`flow/design.v`:
```
`timescale 1ns / 1ps
module IR(
	input[15:0] instr, 
	output[7:0] sub_instr,
	output[3:0] DR,
	output[3:0] SA,
	output[3:0] SB
   );
	assign sub_instr = instr[15:8];
	assign DR = instr[11:8];
	assign SA = instr[7:4];
	assign SB = instr[3:0];
endmodule
`timescale 1ns / 1ps
module Mux_8_4(
	input sel,
	input[3:0] D_in0, D_in1,
	output reg[3:0] D_out
	);
	always @ (sel, D_in0, D_in1) begin
		case(sel)
			1'b0:
				D_out <= D_in0;			
			1'b1:
				D_out <= D_in1;			
			default:
				D_out <= D_in0;
		endcase		
	end
endmodule
`timescale 1ns / 1ps
module Mux_32_16(
	input sel,
	input[15:0] D_in0, D_in1,
	output reg[15:0] D_out
	);
	always @ (sel, D_in0, D_in1) begin
		case(sel)
			1'b0:
				D_out <= D_in0;			
			1'b1:
				D_out <= D_in1;			
			default:
				D_out <= D_in0;
		endcase		
	end
endmodule
`timescale 1ns / 1ps
module Mux_48_16(
	input[1:0] sel,
	input[15:0] D_in0, D_in1, D_in2,
	output reg[15:0] D_out
	);
	always @ (sel, D_in0, D_in1, D_in2) begin
		case(sel)
			2'b00:
				D_out <= D_in0;			
			2'b01:
				D_out <= D_in1;			
			2'b10:
				D_out <= D_in2;
			default:
				D_out <= D_in0;
		endcase		
	end
endmodule
`timescale 1ns / 1ps
module ALU(
	input[15:0] A, B,
	input[3:0] sel,
	output reg V, C, N, Z,
	output reg[15:0] res
   );
	always @(*) begin
		C = 0;
		V = 0;
		case(sel)
			4'b0000: begin
				res = A + B;
				if (~(A[15] ^ B[15]) & (res[15] ^ A[15]))
					C = 1;
				else
					C = 0;
			end
			4'b0001: begin
				res = A - B;
				if (~(A[15] ^ B[15]) & (res[15] ^ A[15]))  
					V = 1;  
				else
					V = 0;
			end
			4'b0010:
				res = A & B;
			4'b0011:
				res = A | B;
			4'b0100:
				res = A ^ B;
			4'b0101:
				res = ~A;
			4'b0110:
				res = A << 1;
			4'b0111:
				res = A >> 1;
			default:
				res = A;
		endcase
		if (res == 0)
			Z = 1;
		else
			Z = 0;
		if (res[15] == 1)
			N = 1;
		else
			N = 0;
	end
endmodule
`timescale 1ns / 1ps
module Reg_File( 
    input clk, reset,
    input RW,
    input [3:0] AA, BA, DA,
	 input [15:0] D,
    output [15:0] A,
    output [15:0] B
    );
	integer i;
	reg[15:0] file[15:0];
	always @ (posedge clk) begin
	   if (reset) begin
        for (i = 0; i < 16; i = i + 1)
            file[i] <= 0;
		end
		else begin
			if (RW)
				file[DA] <= D;
			else
				file[DA] <= file[DA];
		end
	end
	assign A = file[AA];
	assign B = file[BA];
endmodule
`timescale 1ns / 1ps
module PC(
	input clk, reset,
	input[1:0] PS,
	input[15:0] bus_A,
	input[5:0] extend,
	output reg[5:0] out
	);
	always @ (posedge clk) begin
		if (reset)
			out = 6'b0;
		else begin
			case(PS)
				2'b00:
					out = out;
				2'b01:
					out = out + 1'b1;
				2'b10:
					out = out + extend;
				2'b11:
					out = bus_A[5:0];
				default:
					out = out;
			endcase
		end
	end
endmodule
`timescale 1ns / 1ps
module Control_Logic(
	input state,
	input[7:0] instr,
	input V, C, N, Z,  
	output reg NS, MW, RW, MD, ROM_enable, ASEL, enable_ram_read,
	output reg[1:0] PS, MB,
	output [3:0] FS
   );
	assign FS = instr[7:4];
	always @ (*) begin
		case (instr[7:4])
			4'b0000: begin
				NS <= 0;
				MW <= 0;
				RW <= 1;
				MD <= 0;
				PS <= 2'b01;
				MB <= 2'b00;
				ROM_enable <= 1;
				ASEL <= 0;
				enable_ram_read <= 0;
			end
			4'b0001: begin
				NS <= 0;
				MW <= 0;
				RW <= 1;
				MD <= 0;
				PS <= 2'b01;
				MB <= 2'b00;
				ROM_enable <= 1;
				ASEL <= 0;
				enable_ram_read <= 0;
			end
			4'b0010: begin
				NS <= 0;
				MW <= 0;
				RW <= 1;
				MD <= 0;
				PS <= 2'b01;
				MB <= 2'b00;
				ROM_enable <= 1;
				ASEL <= 0;
				enable_ram_read <= 0;
			end
			4'b0011: begin
				NS <= 0;
				MW <= 0;
				RW <= 1;
				MD <= 0;
				PS <= 2'b01;
				MB <= 2'b00;
				ROM_enable <= 1;
				ASEL <= 0;
				enable_ram_read <= 0;
			end
			4'b0100: begin
				NS <= 0;
				MW <= 0;
				RW <= 1;
				MD <= 0;
				PS <= 2'b01;
				MB <= 2'b00;
				ROM_enable <= 1;
				ASEL <= 0;
				enable_ram_read <= 0;
			end
			4'b0101: begin
				NS <= 0;
				MW <= 0;
				RW <= 1;
				MD <= 0;
				PS <= 2'b01;
				MB <= 2'b00;
				ROM_enable <= 1;
				ASEL <= 0;
				enable_ram_read <= 0;
			end
			4'b0110: begin
				NS <= 0;
				MW <= 0;
				RW <= 1;
				MD <= 0;
				PS <= 2'b01;
				MB <= 2'b00;
				ROM_enable <= 1;
				ASEL <= 0;
				enable_ram_read <= 0;
			end
			4'b0111: begin
				NS <= 0;
				MW <= 0;
				RW <= 1;
				MD <= 0;
				PS <= 2'b01;
				MB <= 2'b00;
				ROM_enable <= 1;
				ASEL <= 0;
				enable_ram_read <= 0;
			end
			4'b1000: begin
				NS <= 0;
				MW <= 0;
				RW <= 1;
				MD <= 0;
				PS <= 2'b01;
				MB <= 2'b01;
				ROM_enable <= 1;
				ASEL <= 0;
				enable_ram_read <= 0;
			end
			4'b1001: begin
				NS <= 0;
				MW <= 0;
				RW <= 1;
				MD <= 1;
				PS <= 2'b01;
				MB <= 2'b00;
				ROM_enable <= 1;
				ASEL <= 0;
				enable_ram_read <= 0;
			end
			4'b1010: begin
				NS <= 0;
				MW <= 1;
				RW <= 0;
				MD <= 1'b0;
				PS <= 2'b01;
				MB <= 2'b00;
				ROM_enable <= 1;
				ASEL <= 0;
				enable_ram_read <= 0;
			end
			4'b1011: begin
				if (state == 0) begin
					NS <= 1;
					MW <= 0;
					RW <= 0;
					MD <= 1'b0;
					if (Z)
						PS <= 2'b10;
					else
						PS <= 2'b00;
					MB <= 2'b00;
					ROM_enable <= 0;
					ASEL <= 1;
					enable_ram_read <= 0;
				end
				else begin
					NS <= 0;
					MW <= 0;
					RW <= 0;
					MD <= 1'b0;
					PS <= 2'b01;
					MB <= 2'b00;
					ROM_enable <= 1;
					ASEL <= 0;
					enable_ram_read <= 0;
				end
			end
			4'b1100: begin
				if (state == 0) begin
					NS <= 1;
					MW <= 0;
					RW <= 0;
					MD <= 1'b0;
					if (Z)
						PS <= 2'b00;
					else
						PS <= 2'b10;
					MB <= 2'b00;
					ROM_enable <= 0;
					ASEL <= 1;
					enable_ram_read <= 0;
				end
				else begin
					NS <= 0;
					MW <= 0;
					RW <= 0;
					MD <= 1'b0;
					PS <= 2'b01;
					MB <= 2'b00;
					ROM_enable <= 1;
					ASEL <= 0;
					enable_ram_read <= 0;
				end
			end
			4'b1101: begin
				if (state == 0) begin
					NS <= 1;
					MW <= 0;
					RW <= 1;
					MD <= 1'b0;
					PS <= 2'b10;
					MB <= 2'b10;
					ROM_enable <= 0;
					ASEL <= 0;
					enable_ram_read <= 0;
				end
				else begin
					NS <= 0;
					MW <= 0;
					RW <= 0;
					MD <= 1'b0;
					PS <= 2'b01;
					MB <= 2'b00;
					ROM_enable <= 1;
					ASEL <= 0;
					enable_ram_read <= 0;
				end
			end
			4'b1110: begin
				if (state == 0) begin
					NS <= 1;
					MW <= 0;
					RW <= 0;
					MD <= 1'b0;
					PS <= 2'b10;
					MB <= 2'b00;
					ROM_enable <= 0;
					ASEL <= 0;
					enable_ram_read <= 0;
				end
				else begin
					NS <= 0;
					MW <= 0;
					RW <= 0;
					MD <= 1'b0;
					PS <= 2'b01;
					MB <= 2'b00;
					ROM_enable <= 1;
					ASEL <= 0;
					enable_ram_read <= 0;
				end
			end
			4'b1111: begin  
				if (instr[3:0] == 0) begin
					if (state == 0) begin
						NS <= 1;
						MW <= 0;
						RW <= 0;
						MD <= 1'b0;
						PS <= 2'b11;
						MB <= 2'b00;
						ROM_enable <= 0;
						ASEL <= 0;
						enable_ram_read <= 0;
					end
					else begin
						NS <= 0;
						MW <= 0;
						RW <= 0;
						MD <= 1'b0;
						PS <= 2'b01;
						MB <= 2'b00;
						ROM_enable <= 1;
						ASEL <= 0;
						enable_ram_read <= 0;
					end
				end
				else begin
					NS <= 0;
					MW <= 0;
					RW <= 0;
					MD <= 1'b0;
					PS <= 2'b00;
					MB <= 2'b00;
					ROM_enable <= 0;
					ASEL <= 0;
					enable_ram_read <= 1;
				end
			end
			default: begin
				NS <= 0;
				MW <= 0;
				RW <= 0;
				MD <= 0;
				PS <= 2'b00;
				MB <= 2'b00;
				ROM_enable <= 0;
				ASEL <= 0;
				enable_ram_read <= 0;
			end
		endcase
	end
endmodule
`timescale 1ns / 1ps
module Controller(
	input clk, V, C, N , Z, reset,
	input[15:0] bus_A, ROM_data,
	output MD, RW, MW, ROM_enable, ASEL, enable_ram_read,
	output[1:0] MB,
	output[3:0] FS, DR, SA, SB,
	output[5:0] PC,
	output[15:0] imdt
   );
	wire[1:0] PS_wire;
	wire[7:0] sub_instr_wire;
	wire[3:0] SA_wire, SB_wire;
	wire[5:0] SA_SB_wire;
	wire state_reg_wire_in;
	wire state_reg_wire_out;
	assign SA_SB_wire[3:0] = SB_wire;
	assign SA_SB_wire[5:4] = SA_wire[1:0];
	assign imdt[15:8] = 8'b0;
	assign imdt[7:4] = SA_wire;
	assign imdt[3:0] = SB_wire;
	assign SA = SA_wire;
	assign SB = SB_wire;
	PC PC0(.clk (clk), .reset (reset), .PS (PS_wire), .bus_A (bus_A), .extend (SA_SB_wire), .out (PC));
	IR IR0(.instr (ROM_data), .sub_instr (sub_instr_wire), .DR (DR), .SA (SA_wire), .SB (SB_wire));
	Control_Logic Control_Logic0(.state (state_reg_wire_out), .instr (sub_instr_wire), .V (V), .C (C),
	.N (N), .Z (Z), .NS (state_reg_wire_in), .MW (MW), .RW (RW), .MD (MD), .PS (PS_wire), .MB (MB),
	.FS (FS), .ROM_enable (ROM_enable), .ASEL (ASEL), .enable_ram_read (enable_ram_read));
	reg state_reg;
	assign state_reg_wire_out = state_reg;
	always @ (posedge clk) begin
		if (reset)
			state_reg <= 1'b0;
		else
			state_reg <= state_reg_wire_in;
	end
endmodule
`timescale 1ns / 1ps
module Datapath(
	input clk, MD, RW, reset, ASEL,
	input[1:0] MB,
	input[3:0] FS, SA, DR, BA,
	input[5:0] PC,
	input[15:0] imdt, RAM_data_out,
	output V, C, N, Z,
	output[15:0] A_out, B_out
	);
	wire[3:0] AA_wire;
	wire[15:0] bus_A, bus_B, F_out, Mux_D_Mux_B_wire, File_D_in_wire, PC_zeroed;
	assign A_out = bus_A;
	assign B_out = bus_B;
	assign PC_zeroed[15:6] = 10'b0;
	assign PC_zeroed[5:0] = PC;
	ALU ALU0 (.A (bus_A), .B (bus_B), .sel (FS), .V (V), .C (C), .N (N), .Z (Z), .res (F_out));
	Reg_File Reg_File0 (.clk (clk), .reset (reset), .RW (RW), .AA (AA_wire), .BA (BA), .DA (DR), .D (File_D_in_wire), .A (bus_A), .B (bus_B));
	Mux_8_4 Mux_A (.sel (ASEL), .D_in0 (SA), .D_in1 (DR), .D_out (AA_wire));
	Mux_32_16 Mux_D (.sel (MD), .D_in0 (F_out), .D_in1 (RAM_data_out), .D_out (Mux_D_Mux_B_wire));
	Mux_48_16 Mux_B (.sel (MB), .D_in0 (Mux_D_Mux_B_wire), .D_in1 (imdt), .D_in2 (PC_zeroed), .D_out (File_D_in_wire));
endmodule
`timescale 1ns / 1ps
module CPU_16_Bit_RISC(
    input clk, reset,  
	 input[15:0] data_from_rom,  
	 output enable_to_rom, write_enable_to_ram, read_enable_to_ram, enable_ram_read, 
	 output[5:0] address_to_rom, address_to_ram,
	 output[15:0] data_ram_out,
	 input[15:0] data_ram_in,
	 input btn_press	
	 );
	wire V, C, N, Z , MD, RW, MW, ASEL;
	wire[1:0] MB;
	wire[3:0] FS, DR, SA, SB;
	wire[5:0] PC_out;
	wire[15:0] bus_A, ROM_data, imdt;
	Controller Controller0(.clk (clk), .V (V), .C (C), .N (N), .Z (Z), .bus_A (bus_A), 
	.ROM_data (data_from_rom), .MD (MD), .RW (RW), .MW (MW), .MB (MB), .FS (FS), .DR (DR), .SA (SA),
	.SB (SB), .reset (reset), .PC (PC_out), .imdt (imdt), .ROM_enable (enable_to_rom), .ASEL (ASEL), .enable_ram_read(enable_ram_read));
	Datapath Datapath0 (.clk (clk), .reset (reset), .MD (MD), .MB (MB), .RW (RW), .FS (FS), .SA (SA), .DR (DR), .BA (SB), 
	.PC (PC_out), .imdt (imdt), .RAM_data_out (data_ram_in), .V (V), .C (C), .N (N), .Z (Z),
	.A_out (bus_A), .B_out (data_ram_out), .ASEL (ASEL));
	assign write_enable_to_ram = MW;
	assign read_enable_to_ram = ~MW;
	assign address_to_rom = PC_out;
	assign address_to_ram = bus_A[5:0];
endmodule
```
`flow/run.sh`:
```
#!/bin/bash
# the make line also repeats each setting of config.mk as NAME=value (left out here)
make -C /OpenROAD-flow-scripts/flow DESIGN_CONFIG=/design/flow/config.mk WORK_HOME=/design/flow/orfs CLKGATE_MAP_FILE= finish
```
`flow/config.mk`:
```
export PLATFORM = sky130hd
export DESIGN_NAME = CPU_16_Bit_RISC
export DESIGN_NICKNAME = CPU_16_Bit_RISC
export VERILOG_FILES = /design/flow/design.v
export SDC_FILE = /design/flow/constraint.sdc
export NUM_CORES = 4
export LEC_CHECK = 0
export CAP_MARGIN = 20
export CORE_MARGIN = 2
export CORE_UTILIZATION = 40
export SLEW_MARGIN = 20
```
`flow/constraint.sdc`:
```
create_clock -name core_clock -period 10.0 [get_ports {clk}]
set_input_delay 2.0000 -clock core_clock [delete_from_list [all_inputs] [get_ports {clk}]]
set_output_delay 2.0000 -clock core_clock [all_outputs]
set_load 0.01 [all_outputs]
```
==> results of run 1 <==
==> timing repair <==
item                                   4_1_cts  5_1_grt
setup buffers                                0        0
endpoints found under the hold margin        0        0
resized                                      0        4
setup endpoints to repair                    0        1
==> per-layer routing <==
layer  up-vias  part of all wire, %
li1       6698                    -
met1      7732                   37
met2      1028                   46
met3       262                   11
met4         0                  5.6
met5         -                    0
==> per-stage QoR <==
| step | setup slack, ns | hold WS, ns |
|---|---|---|
| after floorplan | 0.493 | 0.524 |
| after global placement | -0.274 | 0.567 |
| after detailed placement | -0.279 | 0.565 |
| after CTS | 0.297 | 0.576 |
| after global routing | 0.00278 | 0.596 |
| final | 0.349 | 0.573 |
==> final cells by class <==
cell class	instances	area (um2)	share of cell area (%)
Antenna cell	1	2.50	0.0116
Sequential cell	263	7830	36.4
Timing Repair Buffer	331	2760	12.8
Tap cell	592	741	3.44
Multi-Input combinational cell	1197	9070	42.2
Inverter	51	191	0.889
Clock buffer	34	744	3.46
Clock inverter	16	189	0.878
==> flow_summary_export.csv, run 1 <==
group,metric,value,unit
finish,finish.utilization,49.0,%
timing,report.final.hold_viol_count,0,
timing,setup_violations,0,
critical_path,timing.critical_path.arrival,10.13,ns
detailed_routing,antenna_left,0,
critical_path,critical_path.reg2reg.endpoint,"Controller0.PC0.out[5]$_SDFFE_PP0P_",
global_route,gr-usage-met2,49.0,%
detailed_routing,viasPerCell,6.33,
critical_path,crit_family,"AND-OR/OR-AND gates",
logic_synthesis,postSynth.asyncResetShare,0,%
job,drv.max_cap_violation_count,0,
critical_path,worst-path-buf-inv,7,
job,openroad.warnings,45,
clock_tree,cts_htree_levels,1,
floorplan,top_level_ports,67,
finish,stdcell_area,21500,um2
outcome,status,"timing/DRC/antenna clean",
power_and_ir_drop,power.group.top,"registers",
power_and_ir_drop,report.power.total,0.00343,W
hold_path,hp-class,"flip-flop to flip-flop",
clock_tree,clock_path_buffers,3,
clock_tree,cts_buf_count,29,
global_route,grt-ovfl-total,0,
finish,final_nets,1964,
global_route,first_pass_grt_wire_length,102,mm
timing,post-route-min-period,9.65,ns
logic_synthesis,netlist.area_leader.share,43.5,%
timing,final.setup.tns,0,ns
power_and_ir_drop,p_seq_share,37.6,%
hold_path,min-delay-start,"Controller0.PC0.out[1]$_SDFFE_PP0P_",
power_and_ir_drop,power.net_switching,0.00109,W
timing,grt_setup_unrepaired,"no",
timing,fmax,0.104,GHz
logic_synthesis,synth-edff-count,256,
critical_path,maximum_fanout_encountered_on_the_critical_timing_path,15,
global_route,grt.met3_usage,5.21,%
clock_tree,tritoncts_num_sinks,263,
critical_path,timing.critical_path.depth,38,
global_route,antenna_found_initial,1,
detailed_routing,route.final.wire_length,69.5,mm
power_and_ir_drop,power_combinational,0.00105,W
logic_synthesis,logic_family,"AND-OR/OR-AND gates",
detailed_routing,wire_per_inst,28.0,um
logic_synthesis,synth.most_common_cell,"sky130_fd_sc_hd__nor2_1",
placement,place_inst,2433,
placement,placed_area,20600,um2
power_and_ir_drop,pg_seq,0.00129,W
logic_synthesis,postSynthAreaPerCell,10.8,um2
power_and_ir_drop,clockPowerShare,31.7,%
power_and_ir_drop,internal_power,0.00234,W
power_and_ir_drop,maximum_vdd_drop,0.161,mV
detailed_routing,drt_iter0_drc,2213,
critical_path,timing.critical_path.mode_cell,"sky130_fd_sc_hd__buf_4",
critical_path,reg2reg_from,"Controller0.state_reg$_SDFF_PP0_",
power_and_ir_drop,sw_share,31.8,%
critical_path,cp-endpoint,"Controller0.PC0.out[5]$_SDFFE_PP0P_",
logic_synthesis,netlist-cell-type-count,100,
placement,place.detailed.hpwl,48.4,mm
critical_path,timing.critical_path.to_type,"flip-flop",
critical_path,required,10.48,ns
finish,area_delta_synth_final,21.8,%
timing,fin_skew,0.0110,ns
global_route,grt_pass1_vias,15600,
hold_path,hold_path_depth,2,
global_route,use_met1,38.5,%
detailed_routing,drt_first_pass_iters,6,
power_and_ir_drop,total_leakage_power,8.19,nW
floorplan,die.size.y,214,um
timing,min_period_over_period,96.5,%
detailed_routing,route.vias.total,15700,
logic_synthesis,synthFlopType,"sky130_fd_sc_hd__edfxtp_1",
power_and_ir_drop,power.combinational.fraction,30.7,%
floorplan,die_width,214,um
clock_tree,cts_hold_buf,0,
logic_synthesis,synth_area,17700,um2
logic_synthesis,yosysSeqAreaShare,44.3,%
finish,num-fill-cells,4016,
clock_tree,clock-root-buffer,"sky130_fd_sc_hd__clkbuf_16",
power_and_ir_drop,reported_clock_group_power,0.00109,W
floorplan,chip_area,45900,um2
placement,gp_congestion,0.941,
critical_path,ff2ff_path_depth,37,
logic_synthesis,yosys-stat-area,17700,um2
logic_synthesis,area_fraction_in_compound_gates,15.7,%
timing,maxSlewHeadroom,32.2,%
clock_tree,clk_ins_delay_skew_pair,0.59,ns
logic_synthesis,synthXorXnorAreaFrac,1.44,%
logic_synthesis,syn_nets,1733,
finish,final_cell_count_no_fill,2485,
clock_tree,path_clk_slew,0.06,ns
critical_path,worst-setup-path-type,"input pin to flip-flop",
floorplan,fp_core_util,40.2,%
global_route,busiest_layer,"met2",
global_route,groute.usage.overall,30.0,%
critical_path,crit_path_top_delay_cell,"sky130_fd_sc_hd__clkdlybuf4s50_1",
power_and_ir_drop,power_density_relative_to_cell_area,159,nW/um2
logic_synthesis,post_synth_and_or_nand_nor_area_fraction,14.9,%
placement,buffer_ports.inserted,65,
floorplan,core_area,43900,um2
clock_tree,cts_tree,"done",
timing,tightestPinTransition,1.01,ns
logic_synthesis,synth_cells,1642,
critical_path,worst_setup_path_startpoint,"data_from_rom[15]",
timing,drv_slew,0,
critical_path,crit_path_launch_type,"input pin",
logic_synthesis,synth-warning-count,8,
logic_synthesis,synth_flops,263,
global_route,grt_max_degree,33,
logic_synthesis,synth_area_leader_cell,"sky130_fd_sc_hd__edfxtp_1",
critical_path,ff2ff_setup_slack,1.78,ns
detailed_routing,route.detailed.drc,0,
logic_synthesis,area_leaders,"sky130_fd_sc_hd__edfxtp_1 (43%), sky130_fd_sc_hd__mux4_2 (9.7%), sky130_fd_sc_hd__nor2_1 (6.6%)",
hold_path,hold_end,"Controller0.PC0.out[1]$_SDFFE_PP0P_",
logic_synthesis,adder_share,4.11,%
critical_path,timing.critical_path.slowest_cell_delay,0.47,ns
logic_synthesis,muxShareOfSynthArea,14.9,%
logic_synthesis,cell_count_in_the_yosys_report,1642,
floorplan,placement_row_count,77,
logic_synthesis,synth.top_cells.by_count,"sky130_fd_sc_hd__nor2_1 (311), sky130_fd_sc_hd__edfxtp_1 (256), sky130_fd_sc_hd__nand2_1 (117)",
==> inputs of run 2 (changes only) <==
CAP_MARGIN = 10   (was 20)
CORE_UTILIZATION = 72   (was 40)
CTS_CLUSTER_DIAMETER = 97   (was default)
CTS_CLUSTER_SIZE = 40   (was default)
SETUP_SLACK_MARGIN = 2.22   (was default)
SLEW_MARGIN = 5   (was 20)
clock period = 7.83 ns   (was 10.0 ns; I/O delays follow)
==> run 2 against run 1 <==
The run now fails in 5_1_grt. Synthesized cell count stayed put. Die size is 44% lower. Area after synthesis stayed put.
==> flow_summary_export.csv, run 2 <==
group,metric,value,unit
floorplan,die_width,161,um
logic_synthesis,muxShareOfSynthArea,14.9,%
logic_synthesis,adder_share,4.11,%
floorplan,fp_core_util,73.1,%
floorplan,core_area,24200,um2
clock_tree,cts_buf_count,12,
clock_tree,cts_hold_buf,0,
logic_synthesis,synthFlopType,"sky130_fd_sc_hd__edfxtp_1",
placement,buffer_ports.inserted,65,
floorplan,top_level_ports,67,
logic_synthesis,synth_area,17700,um2
global_route,grt-ovfl-total,109,
floorplan,die.size.y,161,um
logic_synthesis,synth-edff-count,256,
logic_synthesis,logic_family,"AND-OR/OR-AND gates",
logic_synthesis,yosys-stat-area,17700,um2
outcome,status,"aborted with a tool error",
logic_synthesis,post_synth_and_or_nand_nor_area_fraction,14.9,%
logic_synthesis,synth_area_leader_cell,"sky130_fd_sc_hd__edfxtp_1",
logic_synthesis,area_fraction_in_compound_gates,15.7,%
logic_synthesis,synth_flops,263,
placement,gp_congestion,1.04,
global_route,groute.usage.overall,82.6,%
placement,dp_worst_setup_slack,-1.67,ns
floorplan,chip_area,25800,um2
logic_synthesis,postSynth.asyncResetShare,0,%
logic_synthesis,cell_count_in_the_yosys_report,1642,
placement,place.detailed.hpwl,48.2,mm
clock_tree,cts_htree_levels,1,
outcome,err,"[ERROR GRT-0232] Routing congestion too high. Check the congestion heatmap in the GUI.",
clock_tree,clock-root-buffer,"sky130_fd_sc_hd__clkbuf_16",
logic_synthesis,synth-warning-count,8,
logic_synthesis,syn_nets,1733,
logic_synthesis,netlist.area_leader.share,43.5,%
logic_synthesis,synth_cells,1642,
floorplan,placement_row_count,57,
logic_synthesis,synth.top_cells.by_count,"sky130_fd_sc_hd__nor2_1 (311), sky130_fd_sc_hd__edfxtp_1 (256), sky130_fd_sc_hd__nand2_1 (117)",
logic_synthesis,synthXorXnorAreaFrac,1.44,%
logic_synthesis,postSynthAreaPerCell,10.8,um2
logic_synthesis,synth.most_common_cell,"sky130_fd_sc_hd__nor2_1",
logic_synthesis,netlist-cell-type-count,100,
logic_synthesis,yosysSeqAreaShare,44.3,%
clock_tree,tritoncts_num_sinks,263,
logic_synthesis,area_leaders,"sky130_fd_sc_hd__edfxtp_1 (43%), sky130_fd_sc_hd__mux4_2 (9.7%), sky130_fd_sc_hd__nor2_1 (6.6%)",
clock_tree,clock_path_buffers,3,
outcome,outcome.stop_stage,"5_1_grt",
placement,place_inst,2235,
run 2: per-stage QoR:
| step | TNS, ns | hold slack (ns) | instance area, um2 | power, W |
|---|---|---|---|---|
| after floorplan | -0.464 | 0.534 | 18200 | 0.00246 |
| after global placement | -5.43 | 0.519 | 21000 | 0.00302 |
| after detailed placement | -6.80 | 0.528 | 21100 | 0.00307 |
| after CTS | -0.513 | 0.546 | 22700 | 0.00403 |
run 2: timing repair:
item	CTS
setup endpoints to repair	274
resized	199
gates cloned	1
pin swaps	129
setup buffers	52
run 2: routing by layer:
| layer | global-route usage [%] | overflow |
|---|---|---|
| met1 | 83.2 | 3 |
| met2 | 95.2 | 57 |
| met3 | 70.2 | 4 |
| met4 | 83.6 | 45 |
| met5 | 42.0 | 0 |
==> inputs of run 3 (changes only) <==
CAP_MARGIN = 20   (was 10)
CORE_UTILIZATION = 65   (was 72)
CTS_CLUSTER_DIAMETER = default   (was 97)
CTS_CLUSTER_SIZE = default   (was 40)
SETUP_SLACK_MARGIN = default   (was 2.22)
SLEW_MARGIN = 20   (was 5)
clock period = 5.82 ns   (was 7.83 ns; I/O delays follow)
==> run 3 against run 2 <==
The run again fails in 5_1_grt. Die size rose by 10%. Synthesized cell count is the same. Area after synthesis is the same.
==> flow_summary_export.csv, run 3 <==
group,metric,value,unit
logic_synthesis,adder_share,4.11,%
clock_tree,clock_path_buffers,3,
floorplan,fp_core_util,65.9,%
logic_synthesis,netlist.area_leader.share,43.5,%
clock_tree,cts_buf_count,27,
outcome,err,"[ERROR GRT-0232] Routing congestion too high. Check the congestion heatmap in the GUI.",
logic_synthesis,muxShareOfSynthArea,14.9,%
logic_synthesis,synth_flops,263,
logic_synthesis,area_fraction_in_compound_gates,15.7,%
placement,place.detailed.hpwl,51.9,mm
logic_synthesis,yosysSeqAreaShare,44.3,%
global_route,grt-ovfl-total,862,
logic_synthesis,postSynthAreaPerCell,10.8,um2
logic_synthesis,area_leaders,"sky130_fd_sc_hd__edfxtp_1 (43%), sky130_fd_sc_hd__mux4_2 (9.7%), sky130_fd_sc_hd__nor2_1 (6.6%)",
floorplan,placement_row_count,60,
placement,place_inst,2378,
floorplan,chip_area,28500,um2
floorplan,core_area,26800,um2
logic_synthesis,synth-warning-count,8,
global_route,groute.usage.overall,94.2,%
logic_synthesis,synth-edff-count,256,
logic_synthesis,yosys-stat-area,17700,um2
floorplan,top_level_ports,67,
logic_synthesis,cell_count_in_the_yosys_report,1642,
logic_synthesis,logic_family,"AND-OR/OR-AND gates",
logic_synthesis,postSynth.asyncResetShare,0,%
placement,dp_worst_setup_slack,-3.27,ns
placement,buffer_ports.inserted,65,
outcome,status,"aborted with a tool error",
logic_synthesis,synthXorXnorAreaFrac,1.44,%
logic_synthesis,netlist-cell-type-count,100,
clock_tree,tritoncts_num_sinks,263,
logic_synthesis,syn_nets,1733,
floorplan,die.size.y,169,um
logic_synthesis,post_synth_and_or_nand_nor_area_fraction,14.9,%
logic_synthesis,synth_cells,1642,
clock_tree,clock-root-buffer,"sky130_fd_sc_hd__clkbuf_16",
logic_synthesis,synthFlopType,"sky130_fd_sc_hd__edfxtp_1",
clock_tree,cts_hold_buf,0,
floorplan,die_width,169,um
placement,gp_congestion,1.02,
logic_synthesis,synth_area,17700,um2
logic_synthesis,synth_area_leader_cell,"sky130_fd_sc_hd__edfxtp_1",
logic_synthesis,synth.most_common_cell,"sky130_fd_sc_hd__nor2_1",
outcome,outcome.stop_stage,"5_1_grt",
clock_tree,cts_htree_levels,1,
logic_synthesis,synth.top_cells.by_count,"sky130_fd_sc_hd__nor2_1 (311), sky130_fd_sc_hd__edfxtp_1 (256), sky130_fd_sc_hd__nand2_1 (117)",
[run 3: what timing repair did]
item / 4_1_cts
gates cloned: 2
setup buffers: 52
setup endpoints to repair: 215
gates resized: 183
pin swaps: 75
hold endpoints to repair: 0
[run 3: per-stage QoR]
stage	instance area, um2	TNS, ns
CTS	23900	-7.63
detailed placement	22000	-185.63
global placement	22000	-155.31
floorplan	17900	-8.63
[run 3: layer usage]
layer  global-route usage (%)  GRT overflow
met1                     90.2            45
met2                      106           460
met3                     85.0            52
met4                      101           299
met5                     61.6             6
==> inputs of run 4 (changes only) <==
CAP_MARGIN = 10   (was 20)
CORE_UTILIZATION = 72   (was 65)
CTS_CLUSTER_DIAMETER = 58   (was default)
CTS_CLUSTER_SIZE = 40   (was default)
clock period = 7.83 ns   (was 5.82 ns; I/O delays follow)
==> run 4 against run 3 <==
The run again fails in 5_1_grt. Synthesized cell count stayed put. Area after synthesis stayed put. Die size is 9.5% lower.
==> flow_summary_export.csv, run 4 <==
group,metric,value,unit
logic_synthesis,cell_count_in_the_yosys_report,1642,
placement,place.detailed.hpwl,52.4,mm
floorplan,fp_core_util,73.1,%
logic_synthesis,synth_area_leader_cell,"sky130_fd_sc_hd__edfxtp_1",
clock_tree,cts_hold_buf,0,
logic_synthesis,synth_flops,263,
logic_synthesis,logic_family,"AND-OR/OR-AND gates",
placement,place_inst,2222,
clock_tree,tritoncts_num_sinks,263,
floorplan,placement_row_count,57,
global_route,grt-ovfl-total,274,
logic_synthesis,synth-edff-count,256,
floorplan,die_width,161,um
logic_synthesis,synthFlopType,"sky130_fd_sc_hd__edfxtp_1",
outcome,err,"[ERROR GRT-0116] Global routing finished with congestion. Check the congestion regions in the DRC Viewer.",
clock_tree,clock_path_buffers,3,
logic_synthesis,post_synth_and_or_nand_nor_area_fraction,14.9,%
logic_synthesis,synth_area,17700,um2
logic_synthesis,syn_nets,1733,
logic_synthesis,synth.top_cells.by_count,"sky130_fd_sc_hd__nor2_1 (311), sky130_fd_sc_hd__edfxtp_1 (256), sky130_fd_sc_hd__nand2_1 (117)",
logic_synthesis,synth.most_common_cell,"sky130_fd_sc_hd__nor2_1",
placement,gp_congestion,1.01,
logic_synthesis,netlist-cell-type-count,100,
outcome,outcome.stop_stage,"5_1_grt",
logic_synthesis,adder_share,4.11,%
logic_synthesis,yosysSeqAreaShare,44.3,%
logic_synthesis,postSynthAreaPerCell,10.8,um2
logic_synthesis,muxShareOfSynthArea,14.9,%
floorplan,die.size.y,161,um
logic_synthesis,yosys-stat-area,17700,um2
floorplan,top_level_ports,67,
logic_synthesis,netlist.area_leader.share,43.5,%
logic_synthesis,synth-warning-count,8,
floorplan,core_area,24200,um2
clock_tree,cts_htree_levels,1,
floorplan,chip_area,25800,um2
clock_tree,cts_buf_count,22,
logic_synthesis,area_leaders,"sky130_fd_sc_hd__edfxtp_1 (43%), sky130_fd_sc_hd__mux4_2 (9.7%), sky130_fd_sc_hd__nor2_1 (6.6%)",
global_route,groute.usage.overall,91.2,%
logic_synthesis,postSynth.asyncResetShare,0,%
logic_synthesis,synthXorXnorAreaFrac,1.44,%
logic_synthesis,area_fraction_in_compound_gates,15.7,%
logic_synthesis,synth_cells,1642,
placement,buffer_ports.inserted,65,
clock_tree,clock-root-buffer,"sky130_fd_sc_hd__clkbuf_16",
outcome,status,"aborted with a tool error",
[run 4: metal layers]
metal  GRT overflow  global-route usage [%]
met1             18                    91.1
met2            109                    98.8
met3             21                    83.6
met4            123                    93.3
met5              3                    64.8
[run 4: through the flow]
| step | setup TNS [ns] | setup WS, ns | power, W | hold slack, ns | area [um2] |
|---|---|---|---|---|---|
| floorplan | -0.493 | -0.493 | 0.00241 | 0.524 | 17800 |
| CTS | -0.835 | -0.367 | 0.00450 | 0.566 | 22800 |
| global placement | -6.82 | -1.68 | 0.00301 | 0.524 | 20800 |
| detailed placement | -7.58 | -1.80 | 0.00308 | 0.551 | 20800 |
[run 4: timing repair]
action                                  in CTS
endpoints found under the setup margin       6
endpoints found under the hold margin        0
pin swaps                                   70
buffers inserted                            56
resized                                    181
cloned                                       2
==> inputs of run 5 (changes only) <==
CAP_MARGIN = 20   (was 10)
CORE_UTILIZATION = 61   (was 72)
CTS_CLUSTER_DIAMETER = default   (was 58)
CTS_CLUSTER_SIZE = default   (was 40)
SETUP_SLACK_MARGIN = 1.95   (was default)
clock period = 8.46 ns   (was 7.83 ns; I/O delays follow)
==> run 5 against run 4 <==
Area after synthesis did not move. The layout now fails its checks (negative setup slack). Synthesized cell count did not move. Die size rose by 18%.
==> flow_summary_export.csv, run 5 <==
group,metric,value,unit
power_and_ir_drop,internal_power,0.00285,W
placement,place.detailed.hpwl,47.9,mm
logic_synthesis,yosysSeqAreaShare,44.3,%
timing,setup_violations,1,
clock_tree,cts_htree_levels,1,
logic_synthesis,synth_cells,1642,
power_and_ir_drop,pg_seq,0.00153,W
critical_path,crit_path_launch_type,"input pin",
power_and_ir_drop,clockPowerShare,28.8,%
power_and_ir_drop,power_density_relative_to_cell_area,184,nW/um2
logic_synthesis,synth-edff-count,256,
critical_path,crit_path_top_delay_cell,"sky130_fd_sc_hd__clkdlybuf4s50_1",
logic_synthesis,synth_area_leader_cell,"sky130_fd_sc_hd__edfxtp_1",
clock_tree,clock_path_buffers,3,
critical_path,worst-setup-path-type,"input pin to flip-flop",
logic_synthesis,cell_count_in_the_yosys_report,1642,
critical_path,timing.critical_path.arrival,8.97,ns
timing,drv_slew,0,
power_and_ir_drop,maximum_vdd_drop,0.163,mV
hold_path,min-delay-start,"Controller0.PC0.out[4]$_SDFFE_PP0P_",
finish,final_cell_count_no_fill,2408,
logic_synthesis,synthFlopType,"sky130_fd_sc_hd__edfxtp_1",
logic_synthesis,synth.most_common_cell,"sky130_fd_sc_hd__nor2_1",
floorplan,core_area,28600,um2
logic_synthesis,netlist-cell-type-count,100,
power_and_ir_drop,reported_clock_group_power,0.00123,W
clock_tree,path_clk_slew,0.06,ns
logic_synthesis,muxShareOfSynthArea,14.9,%
clock_tree,cts_buf_count,29,
hold_path,hold_end,"Controller0.PC0.out[4]$_SDFFE_PP0P_",
floorplan,top_level_ports,67,
timing,post-route-min-period,8.50,ns
placement,buffer_ports.inserted,65,
placement,place_inst,2302,
detailed_routing,drt_iter0_drc,3176,
global_route,first_pass_grt_wire_length,104,mm
timing,maxSlewHeadroom,12.5,%
critical_path,reg2reg_from,"Controller0.state_reg$_SDFF_PP0_",
logic_synthesis,post_synth_and_or_nand_nor_area_fraction,14.9,%
logic_synthesis,synth_flops,263,
global_route,grt-ovfl-total,0,
power_and_ir_drop,power.combinational.fraction,35.3,%
logic_synthesis,synth-warning-count,8,
timing,min_period_over_period,100,%
detailed_routing,route.vias.total,17200,
global_route,grt_max_degree,33,
power_and_ir_drop,sw_share,33.0,%
global_route,gr-usage-met2,72.3,%
detailed_routing,route.detailed.drc,0,
timing,fmax,0.118,GHz
logic_synthesis,synthXorXnorAreaFrac,1.44,%
global_route,groute.usage.overall,46.9,%
outcome,layout.failed_checks,"negative setup slack",
power_and_ir_drop,total_leakage_power,9.00,nW
critical_path,cp-endpoint,"Controller0.PC0.out[5]$_SDFFE_PP0P_",
critical_path,critical_path.reg2reg.endpoint,"Controller0.PC0.out[5]$_SDFFE_PP0P_",
clock_tree,tritoncts_num_sinks,263,
global_route,grt_pass1_vias,16800,
logic_synthesis,synth_area,17700,um2
floorplan,fp_core_util,61.7,%
global_route,use_met1,57.6,%
hold_path,hold_path_depth,2,
timing,report.final.hold_viol_count,0,
job,drv.max_cap_violation_count,0,
job,openroad.warnings,50,
clock_tree,cts_tree,"done",
critical_path,required,8.93,ns
detailed_routing,antenna_left,0,
logic_synthesis,synth.top_cells.by_count,"sky130_fd_sc_hd__nor2_1 (311), sky130_fd_sc_hd__edfxtp_1 (256), sky130_fd_sc_hd__nand2_1 (117)",
detailed_routing,viasPerCell,7.15,
critical_path,timing.critical_path.mode_cell,"sky130_fd_sc_hd__buf_4",
timing,grt_setup_unrepaired,"yes",
power_and_ir_drop,report.power.total,0.00426,W
detailed_routing,wire_per_inst,30.3,um
critical_path,crit_family,"AND-OR/OR-AND gates",
power_and_ir_drop,power_combinational,0.00150,W
critical_path,timing.critical_path.depth,33,
clock_tree,clock-root-buffer,"sky130_fd_sc_hd__clkbuf_16",
detailed_routing,route.final.wire_length,72.9,mm
finish,stdcell_area,23100,um2
logic_synthesis,logic_family,"AND-OR/OR-AND gates",
detailed_routing,drt_first_pass_iters,9,
logic_synthesis,syn_nets,1733,
critical_path,ff2ff_path_depth,37,
critical_path,ff2ff_setup_slack,0.77,ns
global_route,antenna_found_initial,1,
finish,area_delta_synth_final,31.0,%
logic_synthesis,netlist.area_leader.share,43.5,%
floorplan,die_width,174,um
critical_path,timing.critical_path.slowest_cell_delay,0.69,ns
power_and_ir_drop,power.net_switching,0.00141,W
floorplan,placement_row_count,62,
clock_tree,clk_ins_delay_skew_pair,0.57,ns
logic_synthesis,area_fraction_in_compound_gates,15.7,%
floorplan,die.size.y,174,um
logic_synthesis,yosys-stat-area,17700,um2
critical_path,maximum_fanout_encountered_on_the_critical_timing_path,7,
critical_path,worst_setup_path_startpoint,"data_from_rom[7]",
timing,fin_skew,0.0170,ns
outcome,status,"failed layout checks",
placement,placed_area,21000,um2
timing,worst_setup_slack_after_layout,-0.0422,ns
power_and_ir_drop,power.group.top,"registers",
hold_path,hp-class,"flip-flop to flip-flop",
timing,tightestPinTransition,1.30,ns
floorplan,chip_area,30300,um2
logic_synthesis,postSynth.asyncResetShare,0,%
logic_synthesis,adder_share,4.11,%
placement,gp_congestion,0.977,
critical_path,worst-path-buf-inv,6,
finish,final_nets,2091,
critical_path,timing.critical_path.to_type,"flip-flop",
power_and_ir_drop,p_seq_share,35.9,%
logic_synthesis,area_leaders,"sky130_fd_sc_hd__edfxtp_1 (43%), sky130_fd_sc_hd__mux4_2 (9.7%), sky130_fd_sc_hd__nor2_1 (6.6%)",
global_route,busiest_layer,"met2",
global_route,grt.met3_usage,15.1,%
logic_synthesis,postSynthAreaPerCell,10.8,um2
-- run 5: stage by stage --
stage	util (%)	setup WS (ns)	TNS (ns)	hold WS, ns
final	80.9	-0.0422	-0.0422	0.587
after floorplan	-	0.0121	0	0.524
after global routing	80.9	-0.142	-0.142	0.620
after detailed placement	73.2	-1.23	-4.16	0.536
after global placement	73.2	-1.16	-3.59	0.534
after CTS	79.2	0.0659	0	0.552
-- run 5: cell type report --
class,count,area [um2]
multi-input cells,1197,9780
flip-flops and latches,263,7830
fillers,1689,5480
repair buffers,458,3950
clock buffers,32,737
well taps,384,480
inverters,51,196
clock inverters,22,170
diodes,1,2.50
-- run 5: repair_timing --
action,in CTS,in global routing
hold endpoints to repair,0,0
hold buffers,0,0
resized,118,80
setup buffers,34,15
pin swaps,48,41
gates cloned,1,1
setup endpoints to repair,145,100
-- run 5: routing by layer --
layer  vias up  wire [um]
met2      1751      32100
met4         2       5590
met3       461      11900
met5         -         49
li1       6969          -
met1      8045      23300
==> inputs of run 6 (changes only) <==
ABC_AREA = 1   (was default)
CORE_UTILIZATION = 72   (was 61)
CTS_CLUSTER_DIAMETER = 376   (was default)
CTS_CLUSTER_SIZE = 96   (was default)
PLACE_DENSITY = 0.86   (was default)
SETUP_SLACK_MARGIN = -0.55   (was 1.95)
TNS_END_PERCENT = 10   (was default)
clock period = 5.47 ns   (was 8.46 ns; I/O delays follow)
==> run 6 against run 5 <==
The flow now stops in 5_1_grt. Die size down 13%. Synthesized cell count up 47%. Area after synthesis up 1.9%.
==> flow_summary_export.csv, run 6 <==
group,metric,value,unit
outcome,status,"aborted with a tool error",
outcome,outcome.stop_stage,"5_1_grt",
outcome,err,"[ERROR GRT-0232] Routing congestion too high. Check the congestion heatmap in the GUI.",
logic_synthesis,netlist.area_leader.share,42.7,%
placement,gp_congestion,1.11,
logic_synthesis,synth_area,18000,um2
floorplan,die.size.y,162,um
floorplan,fp_core_util,73.6,%
logic_synthesis,yosysSeqAreaShare,43.5,%
logic_synthesis,area_fraction_in_compound_gates,10.4,%
logic_synthesis,synth_flops,263,
logic_synthesis,post_synth_and_or_nand_nor_area_fraction,31.2,%
floorplan,top_level_ports,67,
clock_tree,clock-root-buffer,"sky130_fd_sc_hd__clkbuf_16",
logic_synthesis,area_leaders,"sky130_fd_sc_hd__edfxtp_1 (43%), sky130_fd_sc_hd__nand2_1 (12%), sky130_fd_sc_hd__nand3_1 (10%)",
global_route,groute.usage.overall,80.4,%
logic_synthesis,yosys-stat-area,18000,um2
logic_synthesis,synth-warning-count,8,
logic_synthesis,netlist-cell-type-count,47,
floorplan,chip_area,26300,um2
floorplan,placement_row_count,57,
logic_synthesis,synth-edff-count,256,
logic_synthesis,synth.top_cells.by_count,"sky130_fd_sc_hd__nand2_1 (588), sky130_fd_sc_hd__nand3_1 (369), sky130_fd_sc_hd__nor2_1 (330)",
clock_tree,clock_path_buffers,3,
floorplan,die_width,162,um
logic_synthesis,synth_area_leader_cell,"sky130_fd_sc_hd__edfxtp_1",
placement,buffer_ports.inserted,65,
placement,place.detailed.hpwl,47.4,mm
clock_tree,tritoncts_num_sinks,263,
logic_synthesis,syn_nets,2511,
logic_synthesis,adder_share,3.97,%
logic_synthesis,postSynth.asyncResetShare,0,%
logic_synthesis,synth_cells,2420,
logic_synthesis,synthFlopType,"sky130_fd_sc_hd__edfxtp_1",
logic_synthesis,cell_count_in_the_yosys_report,2420,
logic_synthesis,synthXorXnorAreaFrac,0.778,%
logic_synthesis,muxShareOfSynthArea,0,%
logic_synthesis,logic_family,"simple AND/OR/NAND/NOR gates",
floorplan,core_area,24500,um2
clock_tree,cts_htree_levels,1,
global_route,grt-ovfl-total,5,
logic_synthesis,postSynthAreaPerCell,7.44,um2
placement,dp_worst_setup_slack,-1.87,ns
logic_synthesis,synth.most_common_cell,"sky130_fd_sc_hd__nand2_1",
clock_tree,cts_buf_count,6,
==> run 6: per-layer routing <==
layer	GRT overflow	GRT usage, %
met5	0	58.1
met4	2	73.6
met3	0	69.9
met2	3	92.5
met1	0	81.7
==> run 6: timing repair <==
action                                  in CTS
buffers inserted                            23
endpoints found under the setup margin       5
cloned                                      10
hold buffers                                 0
resized                                     84
pin swaps                                   20
==> run 6: per-stage QoR <==
stage | instances | setup TNS (ns) | area (um2) | util (%) | hold slack (ns)
floorplan | 2420 | -1.85 | 18000 | - | 0.422
detailed placement | 2962 | -50.82 | 21000 | 85.8 | 0.493
global placement | 2962 | -25.36 | 21000 | 85.8 | 0.484
CTS | 2992 | -2.40 | 21800 | 89.2 | 0.525
==> inputs of run 7 (changes only) <==
ABC_AREA = default   (was 1)
CORE_UTILIZATION = 68   (was 72)
CTS_CLUSTER_DIAMETER = default   (was 376)
CTS_CLUSTER_SIZE = 41   (was 96)
HOLD_SLACK_MARGIN = 0.29   (was default)
PLACE_DENSITY = default   (was 0.86)
SETUP_SLACK_MARGIN = default   (was -0.55)
TNS_END_PERCENT = default   (was 10)
clock period = 5.22 ns   (was 5.47 ns; I/O delays follow)
==> run 7 against run 6 <==
The run again fails in 5_1_grt. Die size rose by 3.8%. Area after synthesis down 1.9%. Synthesized cell count fell by 32%.
==> flow_summary_export.csv, run 7 <==
group,metric,value,unit
logic_synthesis,netlist.area_leader.share,43.5,%
logic_synthesis,synthFlopType,"sky130_fd_sc_hd__edfxtp_1",
floorplan,placement_row_count,59,
outcome,outcome.stop_stage,"5_1_grt",
logic_synthesis,synth_cells,1642,
global_route,groute.usage.overall,93.0,%
clock_tree,cts_buf_count,29,
logic_synthesis,area_leaders,"sky130_fd_sc_hd__edfxtp_1 (43%), sky130_fd_sc_hd__mux4_2 (9.7%), sky130_fd_sc_hd__nor2_1 (6.6%)",
logic_synthesis,post_synth_and_or_nand_nor_area_fraction,14.9,%
logic_synthesis,netlist-cell-type-count,100,
floorplan,die_width,165,um
clock_tree,clock-root-buffer,"sky130_fd_sc_hd__clkbuf_16",
floorplan,top_level_ports,67,
logic_synthesis,synth-edff-count,256,
clock_tree,clock_path_buffers,3,
logic_synthesis,syn_nets,1733,
logic_synthesis,synth.most_common_cell,"sky130_fd_sc_hd__nor2_1",
logic_synthesis,adder_share,4.11,%
logic_synthesis,synthXorXnorAreaFrac,1.44,%
placement,place.detailed.hpwl,55.3,mm
clock_tree,tritoncts_num_sinks,263,
logic_synthesis,yosysSeqAreaShare,44.3,%
logic_synthesis,synth_flops,263,
placement,placed_area,22400,um2
logic_synthesis,synth-warning-count,8,
floorplan,chip_area,27300,um2
clock_tree,cts_htree_levels,1,
placement,gp_congestion,1.08,
outcome,status,"aborted with a tool error",
floorplan,core_area,25800,um2
logic_synthesis,muxShareOfSynthArea,14.9,%
logic_synthesis,postSynthAreaPerCell,10.8,um2
logic_synthesis,cell_count_in_the_yosys_report,1642,
logic_synthesis,postSynth.asyncResetShare,0,%
logic_synthesis,logic_family,"AND-OR/OR-AND gates",
logic_synthesis,synth.top_cells.by_count,"sky130_fd_sc_hd__nor2_1 (311), sky130_fd_sc_hd__edfxtp_1 (256), sky130_fd_sc_hd__nand2_1 (117)",
placement,place_inst,2396,
logic_synthesis,synth_area,17700,um2
floorplan,die.size.y,165,um
logic_synthesis,yosys-stat-area,17700,um2
outcome,err,"[ERROR GRT-0116] Global routing finished with congestion. Check the congestion regions in the DRC Viewer.",
logic_synthesis,synth_area_leader_cell,"sky130_fd_sc_hd__edfxtp_1",
floorplan,fp_core_util,68.6,%
global_route,grt-ovfl-total,606,
placement,dp_worst_setup_slack,-3.78,ns
logic_synthesis,area_fraction_in_compound_gates,15.7,%
placement,buffer_ports.inserted,65,
==> run 7: per-layer routing <==
layer  overflow  GRT usage, %
met5         11          67.8
met4        218          98.5
met3         55          84.0
met2        286           103
met1         36          90.3
==> run 7: timing repair <==
item                                    4_1_cts
pin swaps                                    78
endpoints found under the setup margin      253
hold buffers                                  0
buffers inserted                             53
gates resized                               156
gates cloned                                  1
==> run 7: stage by stage <==
stage                     power (W)  TNS [ns]  hold WS, ns  util (%)
after floorplan             0.00370    -39.82        0.534         -
after detailed placement    0.00478   -336.74        0.544      86.9
after global placement      0.00469   -280.42        0.538      86.9
after CTS                   0.00729    -35.38        0.559      94.8
==> inputs of run 8 (changes only) <==
CORE_UTILIZATION = 66   (was 68)
CTS_CLUSTER_DIAMETER = 58   (was default)
CTS_CLUSTER_SIZE = default   (was 41)
HOLD_SLACK_MARGIN = default   (was 0.29)
clock period = 7.83 ns   (was 5.22 ns; I/O delays follow)
==> run 8 against run 7 <==
The run again fails in 5_1_grt. Die size increased by 3.0%. Area after synthesis stayed put. Synthesized cell count unchanged.
==> flow_summary_export.csv, run 8 <==
group,metric,value,unit
outcome,status,"aborted with a tool error",
outcome,outcome.stop_stage,"5_1_grt",
outcome,err,"[ERROR GRT-0232] Routing congestion too high. Check the congestion heatmap in the GUI.",
logic_synthesis,area_leaders,"sky130_fd_sc_hd__edfxtp_1 (43%), sky130_fd_sc_hd__mux4_2 (9.7%), sky130_fd_sc_hd__nor2_1 (6.6%)",
clock_tree,cts_buf_count,28,
floorplan,core_area,26200,um2
logic_synthesis,synth_area,17700,um2
placement,buffer_ports.inserted,65,
clock_tree,clock-root-buffer,"sky130_fd_sc_hd__clkbuf_16",
logic_synthesis,post_synth_and_or_nand_nor_area_fraction,14.9,%
global_route,grt-ovfl-total,161,
global_route,groute.usage.overall,84.7,%
clock_tree,clock_path_buffers,3,
floorplan,fp_core_util,67.4,%
placement,dp_worst_setup_slack,-1.60,ns
logic_synthesis,netlist.area_leader.share,43.5,%
logic_synthesis,synth.top_cells.by_count,"sky130_fd_sc_hd__nor2_1 (311), sky130_fd_sc_hd__edfxtp_1 (256), sky130_fd_sc_hd__nand2_1 (117)",
logic_synthesis,netlist-cell-type-count,100,
logic_synthesis,synthXorXnorAreaFrac,1.44,%
clock_tree,cts_htree_levels,1,
floorplan,top_level_ports,67,
floorplan,die.size.y,168,um
logic_synthesis,yosysSeqAreaShare,44.3,%
logic_synthesis,postSynthAreaPerCell,10.8,um2
logic_synthesis,synthFlopType,"sky130_fd_sc_hd__edfxtp_1",
floorplan,placement_row_count,59,
logic_synthesis,synth.most_common_cell,"sky130_fd_sc_hd__nor2_1",
placement,gp_congestion,1.01,
logic_synthesis,postSynth.asyncResetShare,0,%
logic_synthesis,area_fraction_in_compound_gates,15.7,%
clock_tree,tritoncts_num_sinks,263,
logic_synthesis,synth_area_leader_cell,"sky130_fd_sc_hd__edfxtp_1",
logic_synthesis,syn_nets,1733,
logic_synthesis,muxShareOfSynthArea,14.9,%
logic_synthesis,synth_cells,1642,
floorplan,chip_area,28100,um2
logic_synthesis,synth-edff-count,256,
placement,placed_area,20900,um2
floorplan,die_width,168,um
logic_synthesis,cell_count_in_the_yosys_report,1642,
logic_synthesis,yosys-stat-area,17700,um2
logic_synthesis,logic_family,"AND-OR/OR-AND gates",
logic_synthesis,adder_share,4.11,%
logic_synthesis,synth_flops,263,
placement,place.detailed.hpwl,50.0,mm
placement,place_inst,2242,
logic_synthesis,synth-warning-count,8,
[run 8: per-stage QoR]
step	total power (W)	hold slack (ns)
global placement	0.00302	0.527
CTS	0.00445	0.567
detailed placement	0.00305	0.556
floorplan	0.00241	0.524
[run 8: repair_timing]
action,in CTS
setup endpoints to repair,6
pin swaps,65
buffers inserted,54
gates resized,123
gates cloned,4
hold buffers,0
[run 8: per-layer routing]
layer  GRT usage [%]  overflow
met5            53.4         1
met4            84.8        72
met3            74.1         3
met2            96.2        83
met1            84.6         2
==> inputs of run 9 (changes only) <==
CORE_UTILIZATION = 58   (was 66)
CTS_CLUSTER_DIAMETER = default   (was 58)
clock period = 5.22 ns   (was 7.83 ns; I/O delays follow)
==> run 9 against run 8 <==
The layout now fails its checks (negative setup slack). Die size is 13% higher. Area after synthesis unchanged. Synthesized cell count did not move.
==> flow_summary_export.csv, run 9 <==
group,metric,value,unit
finish,final_nets,2281,
logic_synthesis,synth.top_cells.by_count,"sky130_fd_sc_hd__nor2_1 (311), sky130_fd_sc_hd__edfxtp_1 (256), sky130_fd_sc_hd__nand2_1 (117)",
outcome,layout.failed_checks,"negative setup slack",
logic_synthesis,yosysSeqAreaShare,44.3,%
critical_path,timing.critical_path.slowest_cell_delay,0.59,ns
logic_synthesis,syn_nets,1733,
global_route,first_pass_grt_wire_length,116,mm
logic_synthesis,netlist.area_leader.share,43.5,%
power_and_ir_drop,power.combinational.fraction,37.1,%
floorplan,die.size.y,179,um
timing,whs,0.558,ns
global_route,use_met1,59.9,%
timing,final.setup.tns,-87.07,ns
global_route,antenna_found_initial,2,
power_and_ir_drop,pg_seq,0.00248,W
timing,drv_slew,0,
finish,multiInputGateArea,10100,um2
power_and_ir_drop,sw_share,33.8,%
logic_synthesis,synthFlopType,"sky130_fd_sc_hd__edfxtp_1",
logic_synthesis,area_leaders,"sky130_fd_sc_hd__edfxtp_1 (43%), sky130_fd_sc_hd__mux4_2 (9.7%), sky130_fd_sc_hd__nor2_1 (6.6%)",
clock_tree,path_clk_slew,0.07,ns
job,drv.max_cap_violation_count,0,
global_route,grt.met3_usage,18.1,%
logic_synthesis,cell_count_in_the_yosys_report,1642,
timing,report.final.hold_viol_count,0,
hold_path,min-delay-start,"Controller0.PC0.out[2]$_SDFFE_PP0P_",
clock_tree,cts_buf_count,29,
detailed_routing,route.final.wire_length,80.8,mm
critical_path,maximum_fanout_encountered_on_the_critical_timing_path,7,
critical_path,required,5.69,ns
logic_synthesis,synth_area_leader_cell,"sky130_fd_sc_hd__edfxtp_1",
placement,buffer_ports.inserted,65,
placement,gp_congestion,1.03,
power_and_ir_drop,total_leakage_power,10.1,nW
logic_synthesis,adder_share,4.11,%
hold_path,hold_path_depth,2,
finish,num-fill-cells,1575,
timing,fin_skew,0.0255,ns
power_and_ir_drop,p_seq_share,33.4,%
power_and_ir_drop,power_density_relative_to_cell_area,295,nW/um2
finish,area_delta_synth_final,42.3,%
logic_synthesis,synth-warning-count,8,
floorplan,top_level_ports,67,
logic_synthesis,synth_flops,263,
critical_path,ff2ff_path_depth,36,
global_route,busiest_layer,"met2",
timing,grt_setup_unrepaired,"yes",
critical_path,critical_path.reg2reg.endpoint,"Controller0.PC0.out[5]$_SDFFE_PP0P_",
clock_tree,clock_path_buffers,3,
logic_synthesis,muxShareOfSynthArea,14.9,%
clock_tree,cts_tree,"done",
hold_path,hp-class,"flip-flop to flip-flop",
timing,maxSlewHeadroom,43.1,%
timing,min_period_over_period,149,%
power_and_ir_drop,internal_power,0.00492,W
critical_path,reg2reg_from,"Controller0.state_reg$_SDFF_PP0_",
detailed_routing,viasPerCell,7.12,
power_and_ir_drop,power.group.top,"combinational logic",
logic_synthesis,postSynth.asyncResetShare,0,%
hold_path,hold_end,"Controller0.PC0.out[2]$_SDFFE_PP0P_",
critical_path,worst_setup_path_startpoint,"data_from_rom[0]",
timing,post-route-min-period,7.78,ns
clock_tree,tritoncts_num_sinks,263,
detailed_routing,route.vias.total,18600,
power_and_ir_drop,reported_clock_group_power,0.00219,W
detailed_routing,drt_first_pass_iters,7,
job,openroad.warnings,50,
floorplan,fp_core_util,59.3,%
detailed_routing,wire_per_inst,31.0,um
floorplan,die_width,179,um
global_route,grt-ovfl-total,0,
detailed_routing,drt_iter0_drc,3157,
finish,final-seq-area,7830,um2
detailed_routing,route.detailed.drc,0,
logic_synthesis,yosys-stat-area,17700,um2
logic_synthesis,synth_cells,1642,
power_and_ir_drop,report.power.total,0.00743,W
global_route,grt_max_degree,27,
logic_synthesis,synth.most_common_cell,"sky130_fd_sc_hd__nor2_1",
timing,tightestPinTransition,0.845,ns
global_route,grt_pass1_vias,18300,
placement,place.detailed.hpwl,53.1,mm
logic_synthesis,synthXorXnorAreaFrac,1.44,%
critical_path,crit_path_top_delay_cell,"sky130_fd_sc_hd__or4_4",
global_route,groute.usage.overall,50.8,%
logic_synthesis,post_synth_and_or_nand_nor_area_fraction,14.9,%
critical_path,cp-endpoint,"Controller0.PC0.out[5]$_SDFFE_PP0P_",
logic_synthesis,synth-edff-count,256,
critical_path,timing.critical_path.arrival,8.25,ns
power_and_ir_drop,clockPowerShare,29.5,%
critical_path,worst-setup-path-type,"input pin to flip-flop",
clock_tree,clk_ins_delay_skew_pair,0.59,ns
floorplan,placement_row_count,63,
clock_tree,cts_hold_buf,0,
timing,setup_violations,198,
floorplan,core_area,29800,um2
power_and_ir_drop,maximum_vdd_drop,0.337,mV
power_and_ir_drop,power_combinational,0.00276,W
global_route,gr-usage-met2,75.7,%
critical_path,worst-path-buf-inv,3,
logic_synthesis,postSynthAreaPerCell,10.8,um2
detailed_routing,antenna_left,0,
logic_synthesis,area_fraction_in_compound_gates,15.7,%
clock_tree,clock-root-buffer,"sky130_fd_sc_hd__clkbuf_16",
logic_synthesis,logic_family,"AND-OR/OR-AND gates",
critical_path,timing.critical_path.depth,33,
outcome,status,"failed layout checks",
floorplan,chip_area,31900,um2
clock_tree,cts_htree_levels,1,
timing,worst_setup_slack_after_layout,-2.56,ns
critical_path,timing.critical_path.to_type,"flip-flop",
logic_synthesis,netlist-cell-type-count,100,
critical_path,crit_path_launch_type,"input pin",
critical_path,crit_family,"AND-OR/OR-AND gates",
timing,fmax,0.129,GHz
power_and_ir_drop,power.net_switching,0.00251,W
critical_path,ff2ff_setup_slack,-2.28,ns
logic_synthesis,synth_area,17700,um2
-- run 9: per-stage QoR --
| step | cell area [um2] | util [%] | setup WS, ns | instances |
|---|---|---|---|---|
| after global routing | 25100 | 84.4 | -2.86 | 2604 |
| after floorplan | 18200 | - | -2.55 | 1642 |
| final | 25200 | 84.4 | -2.56 | 2606 |
| after CTS | 24600 | 82.7 | -2.55 | 2585 |
| after detailed placement | 22700 | 76.1 | -3.65 | 2469 |
| after global placement | 22700 | 76.1 | -3.58 | 2469 |
-- run 9: routing by layer --
metal | vias to the layer above | part of all wire [%]
li1 | 7331 | -
met1 | 8594 | 31
met2 | 1951 | 43
met3 | 687 | 16
met4 | 0 | 11
met5 | - | 0
-- run 9: area by class of cell --
type | count | area share (%)
Sequential cell | 263 | 31.1
Clock inverter | 23 | 0.985
Multi-Input combinational cell | 1198 | 40.0
Timing Repair Buffer | 647 | 22.3
Clock buffer | 31 | 2.92
Tap cell | 390 | 1.94
Antenna cell | 3 | 0.0298
Inverter | 51 | 0.771
-- run 9: timing repair --
action	CTS	global route
setup buffers	61	19
setup endpoints to repair	251	247
cloned	3	0
pin swaps	64	64
resized	125	79
==> inputs of run 10 (changes only) <==
ABC_AREA = 1   (was default)
CORE_MARGIN = 5   (was 2)
CORE_UTILIZATION = 40   (was 58)
clock period = 10.0 ns   (was 5.22 ns; I/O delays follow)
==> run 10 against run 9 <==
The run now finishes clean. Register-to-register slack improved by 5.3 ns. Largest cell class unchanged. Combinational power decreased by 69%. Sequential power decreased by 48%. Cell count increased by 17%. Routed wire length decreased by 20%. First-iteration DRC count decreased by 33%. Setup slack improved by 3.6 ns.
==> flow_summary_export.csv, run 10 <==
group,metric,value,unit
power_and_ir_drop,power_combinational,0.000845,W
power_and_ir_drop,p_seq_share,40.0,%
power_and_ir_drop,power_density_relative_to_cell_area,158,nW/um2
logic_synthesis,post_synth_and_or_nand_nor_area_fraction,31.2,%
floorplan,placement_row_count,77,
timing,worst_setup_slack_after_layout,1.08,ns
timing,min_period_over_period,89.2,%
placement,buffer_ports.inserted,65,
floorplan,die_width,222,um
timing,tightestPinTransition,1.09,ns
global_route,grt_pass1_vias,16000,
logic_synthesis,postSynthAreaPerCell,7.44,um2
critical_path,ff2ff_path_depth,46,
power_and_ir_drop,maximum_vdd_drop,0.138,mV
power_and_ir_drop,sw_share,34.0,%
detailed_routing,wire_per_inst,21.2,um
finish,stdcell_area,20100,um2
global_route,antenna_found_initial,0,
logic_synthesis,synthFlopType,"sky130_fd_sc_hd__edfxtp_1",
logic_synthesis,area_leaders,"sky130_fd_sc_hd__edfxtp_1 (43%), sky130_fd_sc_hd__nand2_1 (12%), sky130_fd_sc_hd__nand3_1 (10%)",
placement,placed_area,19200,um2
hold_path,min-delay-start,"Controller0.state_reg$_SDFF_PP0_",
timing,grt_setup_unrepaired,"no",
detailed_routing,antenna_left,0,
logic_synthesis,synth.top_cells.by_count,"sky130_fd_sc_hd__nand2_1 (588), sky130_fd_sc_hd__nand3_1 (369), sky130_fd_sc_hd__nor2_1 (330)",
timing,drv_slew,0,
critical_path,cp-endpoint,"Controller0.PC0.out[5]$_SDFFE_PP0P_",
timing,report.final.hold_viol_count,0,
logic_synthesis,yosys-stat-area,18000,um2
detailed_routing,viasPerCell,5.65,
logic_synthesis,postSynth.asyncResetShare,0,%
critical_path,timing.critical_path.depth,45,
critical_path,timing.critical_path.arrival,9.43,ns
detailed_routing,route.final.wire_length,64.5,mm
clock_tree,cts_repair_resize_count,0,
global_route,grt-ovfl-total,0,
power_and_ir_drop,power.net_switching,0.00108,W
power_and_ir_drop,power.combinational.fraction,26.6,%
clock_tree,cts_buf_count,31,
power_and_ir_drop,internal_power,0.00210,W
critical_path,timing.critical_path.to_type,"flip-flop",
logic_synthesis,muxShareOfSynthArea,0,%
outcome,status,"timing/DRC/antenna clean",
logic_synthesis,synth_area_leader_cell,"sky130_fd_sc_hd__edfxtp_1",
global_route,grt_max_degree,85,
job,openroad.warnings,45,
logic_synthesis,synth.most_common_cell,"sky130_fd_sc_hd__nand2_1",
timing,fin_skew,0.0286,ns
critical_path,reg2reg_from,"Datapath0.Reg_File0.file[2][0]$_SDFFCE_PN0P_",
clock_tree,cts_post_setup_buffers_inserted,0,
finish,final_nets,2524,
global_route,groute.usage.overall,24.9,%
critical_path,timing.critical_path.slowest_cell_delay,0.67,ns
clock_tree,clock_path_buffers,3,
logic_synthesis,adder_share,3.97,%
critical_path,worst-path-buf-inv,5,
placement,place_inst,2992,
floorplan,top_level_ports,67,
hold_path,hold_path_depth,1,
critical_path,maximum_fanout_encountered_on_the_critical_timing_path,17,
hold_path,hp-class,"flip-flop to flip-flop",
placement,place.detailed.hpwl,44.3,mm
critical_path,worst_setup_path_startpoint,"data_from_rom[15]",
clock_tree,cts_tree,"done",
logic_synthesis,synth_flops,263,
clock_tree,clock-root-buffer,"sky130_fd_sc_hd__clkbuf_16",
clock_tree,path_clk_slew,0.07,ns
critical_path,worst-setup-path-type,"input pin to flip-flop",
clock_tree,tritoncts_num_sinks,263,
logic_synthesis,synth_area,18000,um2
logic_synthesis,area_fraction_in_compound_gates,10.4,%
floorplan,core_area,44400,um2
logic_synthesis,logic_family,"simple AND/OR/NAND/NOR gates",
power_and_ir_drop,pg_seq,0.00128,W
finish,finish.utilization,45.4,%
critical_path,critical_path.reg2reg.endpoint,"Controller0.PC0.out[5]$_SDFFE_PP0P_",
clock_tree,cts_hold_buf,0,
timing,setup_violations,0,
critical_path,required,10.51,ns
detailed_routing,route.detailed.drc,0,
hold_path,hold_end,"Controller0.state_reg$_SDFF_PP0_",
logic_synthesis,synthXorXnorAreaFrac,0.778,%
timing,fmax,0.112,GHz
floorplan,chip_area,49400,um2
detailed_routing,route.vias.total,17200,
power_and_ir_drop,reported_clock_group_power,0.00106,W
power_and_ir_drop,total_leakage_power,8.56,nW
detailed_routing,drt_iter0_drc,2117,
logic_synthesis,cell_count_in_the_yosys_report,2420,
critical_path,crit_path_top_delay_cell,"sky130_fd_sc_hd__o21ai_4",
critical_path,ff2ff_setup_slack,3.02,ns
placement,dp_worst_setup_slack,0.772,ns
logic_synthesis,synth-warning-count,8,
critical_path,timing.critical_path.mode_cell,"sky130_fd_sc_hd__nand2_1",
logic_synthesis,yosysSeqAreaShare,43.5,%
timing,post-route-min-period,8.92,ns
power_and_ir_drop,clockPowerShare,33.4,%
logic_synthesis,synth-edff-count,256,
critical_path,crit_family,"simple AND/OR/NAND/NOR gates",
detailed_routing,n_antenna_cell,0,
timing,maxSlewHeadroom,27.4,%
logic_synthesis,synth_cells,2420,
detailed_routing,drt_first_pass_iters,5,
clock_tree,cts_htree_levels,1,
job,drv.max_cap_violation_count,0,
critical_path,crit_path_launch_type,"input pin",
clock_tree,clk_ins_delay_skew_pair,0.59,ns
logic_synthesis,netlist.area_leader.share,42.7,%
floorplan,die.size.y,222,um
finish,area_delta_synth_final,11.9,%
timing,final.setup.tns,0,ns
floorplan,fp_core_util,40.5,%
global_route,first_pass_grt_wire_length,96.8,mm
logic_synthesis,syn_nets,2511,
finish,final_cell_count_no_fill,3049,
placement,gp_congestion,0.993,
power_and_ir_drop,power.group.top,"registers",
logic_synthesis,netlist-cell-type-count,47,
[run 10: final cells by class]
class,instances,area (um2)
fillers,4386,24300
flip-flops and latches,263,7830
clock inverters,23,145
inverters,296,1110
repair buffers,125,1170
clock buffers,34,787
multi-input cells,1716,8360
well taps,592,741
[run 10: metal layers]
metal	track usage, %	wire, um	vias to the layer above
li1	-	-	8032
met1	36.0	28000	8220
met2	39.6	29400	839
met3	2.43	4820	133
met4	7.99	2290	0
met5	0	0	-
[run 10: per-stage QoR]
step,power [W],hold slack [ns]
after floorplan,0.00182,0.422
after global placement,0.00211,0.456
after detailed placement,0.00212,0.454
after CTS,0.00318,0.463
after global routing,0.00331,0.482
final,0.00318,0.465
Power figures rest on the tool's default switching activity, not on a simulated workload.
